Design fpu, start of the top module:
module fpu #(
    parameter DATA_WIDTH = 32,
    parameter INST_WIDTH = 1
)(
    input                   i_clk,
    input                   i_rst_n,
    input  [DATA_WIDTH-1:0] i_data_a,
    input  [DATA_WIDTH-1:0] i_data_b,
    input  [INST_WIDTH-1:0] i_inst,
    input                   i_valid,
    output [DATA_WIDTH-1:0] o_data,
    output                  o_valid
);
export LEC_CHECK = 0
export CAP_MARGIN = 20
export CORE_MARGIN = 2
export CORE_UTILIZATION = 72
export CTS_CLUSTER_DIAMETER = 215
export CTS_CLUSTER_SIZE = 36
export SETUP_SLACK_MARGIN = 1.07
export SLEW_MARGIN = 20
create_clock -name core_clock -period 12.5 [get_ports {i_clk}]
run.sh (not shown) runs the stock make flow with config.mk's settings and CLKGATE_MAP_FILE=.
The baseline stopped in global routing (5_1_grt), error GRT-0232.
==> next run, changes <==
CORE_UTILIZATION = 66   (was 72)
CTS_CLUSTER_DIAMETER = 251   (was 215)
CTS_CLUSTER_SIZE = 97   (was 36)
PLACE_DENSITY = 0.36   (was default)
SETUP_SLACK_MARGIN = default   (was 1.07)
What happened: Now the flow finished with negative setup slack left. Synthesized cell count does not change. Die size rises by a little under a tenth. Synthesized area does not change.
==> next run, changes <==
CORE_UTILIZATION = 40   (was 66)
CTS_CLUSTER_DIAMETER = default   (was 251)
CTS_CLUSTER_SIZE = default   (was 97)
PLACE_DENSITY = default   (was 0.36)
clock period = 13.8 ns   (was 12.5 ns; I/O delays follow)
Result: This time the run finished clean; worst hold slack improves by 0.26 ns; critical path depth came out lower by 4; sequential share of layout area is about the same; global-route usage came out lower by 16 points; synthesized cell count stays the same.

* * *

The RTL this note starts from:
==> flow/design.v <==
module fpu #(
    parameter DATA_WIDTH = 32,
    parameter INST_WIDTH = 1
)(
    input                   i_clk,
    input                   i_rst_n,
    input  [DATA_WIDTH-1:0] i_data_a,
    input  [DATA_WIDTH-1:0] i_data_b,
    input  [INST_WIDTH-1:0] i_inst,
    input                   i_valid,
    output [DATA_WIDTH-1:0] o_data,
    output                  o_valid
);
    reg [DATA_WIDTH-1:0] o_data_r, o_data_w; 
    reg                  o_valid_r, o_valid_w;
    wire [30:23]          i_expo_a, i_expo_b;
    wire [22:0]           i_frag_a, i_frag_b;
    reg [30:23]           i_expo_sub;
    reg [30:23]           o_expo;
    wire                  i_sign_a, i_sign_b;
    reg [46:0]            i_frag_aa, i_frag_bb;
    reg [23:0]            i_frag_a1, i_frag_b1;
    reg [46:0]            i_frag_af, i_frag_bf;
    reg [47:0]            i_frag_o, i_frag_ma, i_frag_mb;
    reg [22:0]            i_frag_oo;
    assign o_data = o_data_r;   
    assign o_valid = o_valid_r;
    assign i_expo_a = i_data_a[30:23];
    assign i_expo_b = i_data_b[30:23];
    assign i_frag_a = i_data_a[22:0];
    assign i_frag_b = i_data_b[22:0];
    assign i_sign_a = i_data_a[DATA_WIDTH-1];
    assign i_sign_b = i_data_b[DATA_WIDTH-1];
    always @(*) begin
        i_expo_sub = 8'd0;
        o_expo     = 8'd0;
        i_frag_aa  = 47'd0;
        i_frag_bb  = 47'd0;
        i_frag_a1  = 24'd0;
        i_frag_b1  = 24'd0;
        i_frag_af  = 47'd0;
        i_frag_bf  = 47'd0;
        i_frag_o   = 48'd0;
        i_frag_ma  = 48'd0;
        i_frag_mb  = 48'd0;
        i_frag_oo  = 23'd0;
        if (i_valid) begin     
            case (i_inst) 
                1'd0: begin   
                    i_frag_a1 = {1'b1, i_frag_a};
                    i_frag_b1 = {1'b1, i_frag_b};
                    if (i_expo_a > i_expo_b) begin 
                        i_expo_sub = i_expo_a - i_expo_b;
                        i_frag_bf = {i_frag_b1, 23'b0};
                        i_frag_bb = i_frag_bf >> i_expo_sub;
                        i_frag_aa = {i_frag_a1, 23'b0};
                        o_expo = i_expo_a;
                    end
                    else begin
                        i_expo_sub = i_expo_b - i_expo_a;
                        i_frag_af = {i_frag_a1, 23'b0};
                        i_frag_aa = i_frag_af >> i_expo_sub;
                        i_frag_bb = {i_frag_b1, 23'b0};
                        o_expo = i_expo_b;
                    end
                    if (i_sign_a ^ i_sign_b) begin                        
                        if (i_frag_aa > i_frag_bb) begin
                            i_frag_o = i_frag_aa - i_frag_bb;
                            o_data_w[DATA_WIDTH-1] = i_sign_a;
                        end
                        else begin
                            i_frag_o = i_frag_bb - i_frag_aa;
                            o_data_w[DATA_WIDTH-1] = i_sign_b;
                        end
                        if (i_frag_o[46] == 1) begin
                            if (i_frag_o[22] == 1)
                                o_data_w[22:0] = i_frag_o[45:23]+1;
                            else
                                o_data_w[22:0] = i_frag_o[45:23];
                            o_data_w[30:23] = o_expo;
                        end
                        else if (i_frag_o[45] == 1) begin
                            if (i_frag_o[21] == 1)
                                o_data_w[22:0] = i_frag_o[44:22]+1;
                            else
                                o_data_w[22:0] = i_frag_o[44:22];
                            o_data_w[30:23] = o_expo - 1;
                        end
                        else if (i_frag_o[44] == 1) begin
                            if (i_frag_o[20] == 1)
                                o_data_w[22:0] = i_frag_o[43:21]+1;
                            else
                                o_data_w[22:0] = i_frag_o[43:21];
                            o_data_w[30:23] = o_expo - 2;
                        end
                        else if (i_frag_o[43] == 1) begin
                            if (i_frag_o[19] == 1)
                                o_data_w[22:0] = i_frag_o[42:20]+1;
                            else
                                o_data_w[22:0] = i_frag_o[42:20];
                            o_data_w[30:23] = o_expo - 3;
                        end
                        else if (i_frag_o[42] == 1) begin
                            if (i_frag_o[18] == 1)
                                o_data_w[22:0] = i_frag_o[41:19]+1;
                            else
                                o_data_w[22:0] = i_frag_o[41:19];
                            o_data_w[30:23] = o_expo - 4;
                        end
                        else begin
                            o_data_w[22:0] = i_frag_o[39:17];
                            o_data_w[30:23] = o_expo;                               
                        end
                    end
                    else begin
                        i_frag_o = i_frag_aa + i_frag_bb;
                        if (i_frag_o[47] == 1) begin
                            if (i_frag_o[23] == 1)
                                o_data_w[22:0] = i_frag_o[46:24]+1;
                            else
                                o_data_w[22:0] = i_frag_o[46:24];
                            o_data_w[30:23] = o_expo + 1;
                        end
                        else if (i_frag_o[46] == 1) begin
                            if (i_frag_o[22] == 1)
                                o_data_w[22:0] = i_frag_o[45:23] + 1;
                            else
                                o_data_w[22:0] = i_frag_o[45:23];
                            o_data_w[30:23] = o_expo;
                        end
                        else begin
                            o_data_w[22:0] = i_frag_o[44:12];
                            o_data_w[30:23] = o_expo - 1;
                        end
                        o_data_w[DATA_WIDTH-1] = i_sign_a;
                    end
                    o_valid_w = 1;                    
                end
                1'd1: begin
                    o_expo = i_expo_a + i_expo_b - 127;
                    o_data_w[DATA_WIDTH-1] = i_sign_a ^ i_sign_b;
                    i_frag_ma[47:24] = 24'd0;
                    i_frag_ma[23] = 1;
                    i_frag_ma[22:0] = i_frag_a;
                    i_frag_mb[47:24] = 24'd0;
                    i_frag_mb[23] = 1;
                    i_frag_mb[22:0] = i_frag_b;
                    i_frag_o = i_frag_ma * i_frag_mb;
                    if (i_frag_o[22] && i_frag_o[21]) begin
                        i_frag_o[47:23] = i_frag_o[47:23] + 1;
                    end
                    else if (i_frag_o[22] && ~i_frag_o[21]) begin 
                        i_frag_o[20] = |i_frag_o[20:0]? 1 : 0;  
                        if (i_frag_o[20] == 1)
                            i_frag_o[47:23] = i_frag_o[47:23] + 1;
                        else if (i_frag_o[23] == 1)
                            i_frag_o[47:23] = i_frag_o[47:23] + 1;
                    end
                    if (i_frag_o[47] || ~i_frag_o[46]) begin
                        if (i_frag_o[47]) begin
                            i_frag_o = i_frag_o >> 1;
                            o_expo = o_expo + 1;   
                        end  
                        if (i_frag_o[22] && i_frag_o[21]) begin
                            i_frag_o[47:23] = i_frag_o[47:23] + 1;
                        end
                        else if (i_frag_o[22] && ~i_frag_o[21]) begin 
                            i_frag_o[20] = |i_frag_o[20:0]? 1 : 0;  
                            if (i_frag_o[20] == 1)
                                i_frag_o[47:23] = i_frag_o[47:23] + 1;
                            else if (i_frag_o[23] == 1)
                                i_frag_o[47:23] = i_frag_o[47:23] + 1;
                        end
                    end
                    o_data_w[22:0] = i_frag_o[45:23];
                    o_data_w[30:23] = o_expo;
                    o_valid_w = 1;    
                end
                default: begin
                    o_data_w     = 0;
                    o_valid_w    = 1;  
                end  
            endcase
        end else begin
            o_data_w     = 0; 
            o_valid_w    = 0;  
        end
    end
    always @(posedge i_clk or negedge i_rst_n) begin
        if(~i_rst_n) begin    
            o_data_r <= 0;
            o_valid_r <= 0;
        end else begin
            o_data_r <= o_data_w;
            o_valid_r <= o_valid_w;
        end
    end
endmodule
Settings: LEC_CHECK=0, CAP_MARGIN=20, CORE_MARGIN=2, CORE_UTILIZATION=72, CTS_CLUSTER_DIAMETER=375, CTS_CLUSTER_SIZE=34, SETUP_SLACK_MARGIN=-0.73, SLEW_MARGIN=20; clock period 7.67 ns.
The baseline did not get past 4_1_cts.
Change:
CORE_UTILIZATION = 65   (was 72)
CTS_CLUSTER_DIAMETER = unset   (was 375)
SETUP_SLACK_MARGIN = -0.78   (was -0.73)
clock period = 11.5 ns   (was 7.67 ns; I/O delays follow)
=> This time the run finished with negative setup slack left. Die area rises by about 10%. Area after synthesis does not change. Synthesized cell count stays the same.
Change:
CORE_UTILIZATION = 72   (was 65)
CTS_CLUSTER_SIZE = 33   (was 34)
SETUP_SLACK_MARGIN = unset   (was -0.78)
clock period = 10.8 ns   (was 11.5 ns; I/O delays follow)
The new run died in 3_5_place_dp (DPL-0033). Synthesized cell count does not change. Die size is lower by 9.6%. Area after synthesis stays the same.

* * *

Starts from the design.v that is shown in full above.
clock: 9.42 ns
lec_check: 0
cap_margin: 20
core_margin: 2
core_utilization: 52
cts_cluster_size: 100
slew_margin: 20
The first run finished but failed the layout checks on setup timing.
Change:
- CORE_UTILIZATION: 52 -> 11
- CTS_CLUSTER_SIZE: 100 -> default
- clock period: 9.42 -> 17.3 ns (I/O delays scaled with it)
What happened: This time the run went through all stages and came out clean; design area shrinks by about a fifth; core utilization fell by 64 points; area after synthesis stays the same; count of clock-buffer cells in the layout is unchanged; die area rises to 4.7 times its value; hold slack gets better by 1.3 ns; cell count climbs by a quarter to a third; sequential share of layout area rose by 0.32 points; global-route usage went down by 39 points.
Change:
- ABC_AREA: default -> 1
- CORE_UTILIZATION: 11 -> 72
- CTS_CLUSTER_SIZE: default -> 100
Outcome: Clock-buffer cell count goes up by 2; cell count falls by about 25%; design area shrinks by about 11%; utilization increases by 62 points; sequential share of layout area is higher by 0.20 points; via count is higher by 16%.
Change:
- ABC_AREA: 1 -> default
- CORE_UTILIZATION: 72 -> 50
- CTS_CLUSTER_SIZE: 100 -> default
- SETUP_SLACK_MARGIN: default -> 2.23
- clock period: 17.3 -> 7.67 ns (I/O delays scaled with it)
With this change the flow finished but fails on setup timing; critical path depth fell by 8; cell area came out higher by about 40%; routed wire length came out higher by about 23%; global-route usage is lower by 7.5 points; non-clock buffer count went up by 1936; via count came out higher by about 4%; count of clock-buffer cells in the layout stays the same; core utilization goes down by 0.25 points; cell count rose by about 6%; worst hold slack is worse by 1.9 ns.

* * *

Setup of job 5299:
RTL: the design.v shown in full above, as it stands there.
==> flow/config.mk <==
export PLATFORM = sky130hd
export DESIGN_NAME = fpu
export DESIGN_NICKNAME = fpu
export VERILOG_FILES = /design/flow/design.v
export SDC_FILE = /design/flow/constraint.sdc
export NUM_CORES = 4
export LEC_CHECK = 0
export CAP_MARGIN = 10
export CORE_MARGIN = 2
export CORE_UTILIZATION = 65
export CTS_CLUSTER_SIZE = 59
export SLEW_MARGIN = 40
==> flow/constraint.sdc <==
create_clock -name core_clock -period 10.8 [get_ports {i_clk}]
set_input_delay 2.1600 -clock core_clock [delete_from_list [all_inputs] [get_ports {i_clk}]]
set_output_delay 2.1600 -clock core_clock [all_outputs]
set_load 0.01 [all_outputs]
Job 5299 failed in global routing (5_1_grt) with GRT-0116.
### job 5299 -> job 5250
- removing CTS_CLUSTER_SIZE (formerly 59)
- changing SLEW_MARGIN from 40 to 20
- setting SETUP_SLACK_MARGIN to -0.78 for the first time
- changing CAP_MARGIN from 10 to 20
- changing CORE_UTILIZATION from 65 to 58
- changing the clock period (ns, I/O delays scaled along) from 10.8 to 10.7
==> results <==
The layout from job 5250, despite a flow that completed every stage, fails the layout checks, with the failing checks listed as setup timing. Number of gates resized after cts is lower on job 5250. Comparing job 5250 and job 5299, total cell area at the placement stage is lower on job 5299. Delta (job 5250 minus job 5299): floorplan die width increased by 5.8% relative to the old numbers, synthesized cell count closely matched the old numbers, placed instance count increased by 185 relative to the old numbers, cell row count increased by 5.4% relative to the old numbers, worst setup slack before clock tree synthesis decreased by 0.0094 ns relative to the old numbers. Re proportion of synthesized area in mux cells: no difference whatsoever between job 5299 and job 5250.
The inputs of job 3795 differ from those of job 5250 as listed below.
- changing CORE_UTILIZATION from 58 to 59
- setting TNS_END_PERCENT to 5 for the first time
- changing SETUP_SLACK_MARGIN from -0.78 to -0.28
- changing the clock period (ns, I/O delays scaled along) from 10.7 to 14.0
Findings:
Job 3795 finished all stages; layout check result: FAIL, due to setup timing.
Per the comparison of job 3795 with job 5250, area taken by multi-input logic gates now smaller; met3 global-route usage now smaller; slew at the pin closest to its max-slew limit now smaller; via-per-instance ratio now larger.
Compared with job 5250, job 3795 shows a count of clock-buffer cells in the layout that is 1 lower.
Of job 5250 and job 3795, job 5250 shows the higher global-route total usage across every layer, with job 3795 below it.
Job 3795 vs. job 5250: flip-flop and latch share of the layout cell area increased by 0.38 points relative to the old numbers, post-route core utilization decreased by 15 points relative to the old numbers.
[inputs] job 9559 vs job 3795
- swapping -0.28 for 3.98 in SETUP_SLACK_MARGIN
- putting ABC_AREA at 1 where nothing was set
- swapping 59 for 62 in CORE_UTILIZATION
- putting CTS_CLUSTER_SIZE at 66 where nothing was set
- putting CTS_CLUSTER_DIAMETER at 209 where nothing was set
- swapping 20 for 35 in SLEW_MARGIN
- putting MIN_ROUTING_LAYER at met2 where nothing was set
- putting GPL_TIMING_DRIVEN at 1 where nothing was set
- swapping 5 for 65 in TNS_END_PERCENT
- swapping 2 for 6 in CORE_MARGIN
- putting CELL_PAD_IN_SITES_DETAIL_PLACEMENT at 1 where nothing was set
Findings:
Job 9559: it failed with a tool error in detailed placement (3_5_place_dp), so there are no final results.
Summary of job 9559 over job 3795: cell total in the yosys stat output moved up; Yosys chip area moved up; die size moved up; synthesized net count moved up.
The portion of the post-synthesis area used by sequential elements of job 3795 and that of job 9559 are within noise of each other.
Job 9559 gives more post-synthesis cell count than job 3795 did.

* * *

== lane 1 ==
// fpu: RTL as listed in full above, without the edits since
clock: 10.3 ns
lec_check: 0
cap_margin: 20
core_margin: 2
core_utilization: 65
cts_cluster_diameter: 249
cts_cluster_size: 36
setup_slack_margin: -0.69
slew_margin: 20
5_1_grt: lane 1 exited with error
--- input diff lane 1..lane 2 ---
- CTS_CLUSTER_SIZE now 59, was 36
- SETUP_SLACK_MARGIN no longer set, was -0.69
- CTS_CLUSTER_DIAMETER no longer set, was 249
- the clock period (ns, I/O delays scaled along) now 13.0, was 10.3
[summary]
The flow completed for lane 2, but it is not clean: the layout still shows setup timing.
Cell count after synthesis: lane 1 vs lane 2 identical
Diff lane 1..lane 2 | synthesized area per cell | unchanged
Re chip area estimate from yosys synthesis: no difference whatsoever between lane 2 and lane 1.
Delta (lane 2 minus lane 1): number of buffers inserted by port buffering roughly the same; post-placement cell area now sits lower.
Note that the final HPWL from detailed placement recorded for lane 2 amounts to 0.842 times the value seen in lane 1.
Lower number of post-CTS setup repair buffers goes to lane 2 over lane 1.
## Diff of input files: lane 3 against lane 2
- CTS_CLUSTER_DIAMETER: unset -> 219
- MAX_ROUTING_LAYER: unset -> met4
- the clock period (ns, I/O delays scaled along): 13.0 -> 10.8
[summary]
Stage in which a tool error killed lane 3: 5_1_grt. As far as post-synthesis sequential element count goes, lane 3 and lane 2 are indistinguishable; the numbers are identical. Lane 3 has number of buffers added for setup after CTS above what lane 2 had. When lane 3 is set beside lane 2, its placed instance area turns out to be about 18% larger. Comparing lane 2 against lane 3, there is no change at all in H-tree level count. Lane 2 -> lane 3: synthesized net count delta 0, exact match. Lane 3 -> lane 2: die size delta 0, exact match. Against lane 2 as the reference, lane 3 delivers a lower worst slack at placement. Going from lane 2 to lane 3, number of cells after detailed placement grows by 16%. Summary of lane 3 over lane 2: area share of xor/xnor cells in the synthesized design roughly the same, multiplexer share of the synthesized area roughly the same, number of top-level pins roughly the same.
The inputs of lane 4 differ from those of lane 3 as listed below.
- clearing CTS_CLUSTER_DIAMETER, which used to be 219
- swapping 65 for 40 in CORE_UTILIZATION
- clearing CTS_CLUSTER_SIZE, which used to be 59
- clearing MAX_ROUTING_LAYER, which used to be met4
- swapping 10.8 for 14.0 in the clock period (ns, I/O delays scaled along)
--- outcome ---
Lane 4 finished end to end and its layout was clean on timing, DRC and antenna. In lane 4, placer congestion estimate is lower than in lane 3. Number of gates resized after cts: lane 4 vs lane 3 down 322. Changes observed in lane 4 relative to lane 3: overall die height picked up an extra 69 um; starting utilization of the core area lost 25 points. Comparing lane 4 and lane 3, the lower number of post-CTS setup repair buffers was measured on lane 4. Comparing lane 4 against lane 3, there is no change at all in post-synthesis cell count.
